==> flow/design.v (excerpt) <==
module uart_rx
  #(parameter CLKS_PER_BIT = 104)
  (
   input        i_Clock,
   input        i_Rst,
   input        i_Rx_Serial,
   output reg [15:0] o_Rx_Byte,
  output reg square_wave,
  output reg pin1,
  output  reg pin2
  );
Size in the first run: ~4900 cells after synthesis, ~110 flip-flops, ~22 I/O pins.
clock: 13.3 ns
lec_check: 0
abc_area: 1
cap_margin: 0
core_margin: 2
core_utilization: 72
cts_cluster_size: 15
gpl_routability_driven: 0
place_density_lb_addon: 0.01
setup_slack_margin: -0.35
slew_margin: 20
run.sh (not shown) runs the stock make flow with config.mk's settings and CLKGATE_MAP_FILE=.
The first run failed in 3_5_place_dp.
Then changed:
Settings changed: CAP_MARGIN 0 to 20, CTS_CLUSTER_SIZE 15 to unset, GPL_ROUTABILITY_DRIVEN 0 to unset, MAX_ROUTING_LAYER set to met4, PLACE_DENSITY_LB_ADDON 0.01 to 0.2, SETUP_SLACK_MARGIN -0.35 to unset.
Clock period 13.3 ns to 74.7 ns, I/O delays scaled along.
After rerunning:
- Now the flow went through all stages and came out clean
- die area does not change
- synthesized cell count stays the same
- synthesized area is unchanged
Then changed:
Settings changed: ABC_AREA 1 to unset, CORE_UTILIZATION 72 to 58, MAX_ROUTING_LAYER met4 to unset, PLACE_DENSITY_LB_ADDON 0.2 to unset.
Clock period 74.7 ns to 52.1 ns, I/O delays scaled along.
The new run aborted during 5_1_grt.
Area after synthesis is higher by 3.2%.
Die area is higher by 27%.
Synthesized cell count is lower by 12%.
Then changed:
Settings changed: CORE_UTILIZATION 58 to 54.
Clock period 52.1 ns to 152.0 ns, I/O delays scaled along.
Effect: The new run completed without violations. Die area goes up by 7.3%. Synthesized cell count does not change. Synthesized area stays the same.

========
== amber ==
uart_rx again, from the RTL that the note above started with.
export LEC_CHECK = 0
export CAP_MARGIN = 35
export CORE_MARGIN = 2
export CORE_UTILIZATION = 54
export CTS_CLUSTER_SIZE = 69
export GPL_ROUTABILITY_DRIVEN = 0
export GPL_TIMING_DRIVEN = 0
export HOLD_SLACK_MARGIN = 0.01
export MAX_ROUTING_LAYER = met4
export MIN_ROUTING_LAYER = met2
export SLEW_MARGIN = 20
create_clock -name core_clock -period 152.0 [get_ports {i_Clock}]
amber was carried through to the last stage, and its layout satisfied the timing, DRC and antenna checks.
Setup changes, amber to indigo
==> flow/config.mk <==
export PLATFORM = sky130hd
export DESIGN_NAME = uart_rx
export DESIGN_NICKNAME = uart_rx
export VERILOG_FILES = /design/flow/design.v
export SDC_FILE = /design/flow/constraint.sdc
export NUM_CORES = 4
export LEC_CHECK = 0
export CAP_MARGIN = 20
export CORE_ASPECT_RATIO = 0.5
export CORE_MARGIN = 2
export CORE_UTILIZATION = 40
export GPL_ROUTABILITY_DRIVEN = 0
export SLEW_MARGIN = 20
==> flow/constraint.sdc <==
create_clock -name core_clock -period 100.0 [get_ports {i_Clock}]
set_input_delay 20.0000 -clock core_clock [delete_from_list [all_inputs] [get_ports {i_Clock}]]
set_output_delay 20.0000 -clock core_clock [all_outputs]
set_load 0.01 [all_outputs]
- The final core utilization reported for indigo is smaller than that of amber by 15 points.
- Taking amber as the reference, in indigo routed wire length went down, cell depth of the worst setup path went down, number of antenna repair diodes went down.
- Higher post-route fraction of the period consumed by the critical path was reported by indigo, not amber.
- Global routing usage on met1 in indigo vs amber: up 35 points
- For indigo, the most used routing layer was met2, unlike amber, where it was met3.
- STATUS worst slew margin relative to its limit: indigo loses against amber
- Of indigo and amber, the higher routing usage on met3 belongs to amber.
Here is what was changed in the inputs of quartz compared with indigo.
-- flow/config.mk --
<<< indigo, line 8
export CAP_MARGIN = 20
export CORE_ASPECT_RATIO = 0.5
export CORE_MARGIN = 2
export CORE_UTILIZATION = 40
export GPL_ROUTABILITY_DRIVEN = 0
export SLEW_MARGIN = 20
>>> quartz, line 8
export CAP_MARGIN = 20
export CORE_ASPECT_RATIO = 1.84
export CORE_MARGIN = 10
export CORE_UTILIZATION = 54
export SLEW_MARGIN = 20
==> comparison <==
Compared with indigo, quartz shows a final worst hold slack that is 0.0034 ns lower. Post-detailed-placement cell area (quartz vs. indigo) decreases slightly. quartz against indigo: sum of buffers and inverters on the critical path increased 4; overall die width decreased 50%; post-layout instance area decreased about 1.2%; sequential share of layout area essentially unchanged. Going from indigo to quartz, worst setup slack moved down; global-route wire length before repair moved up; headroom to the max-slew limit moved down.
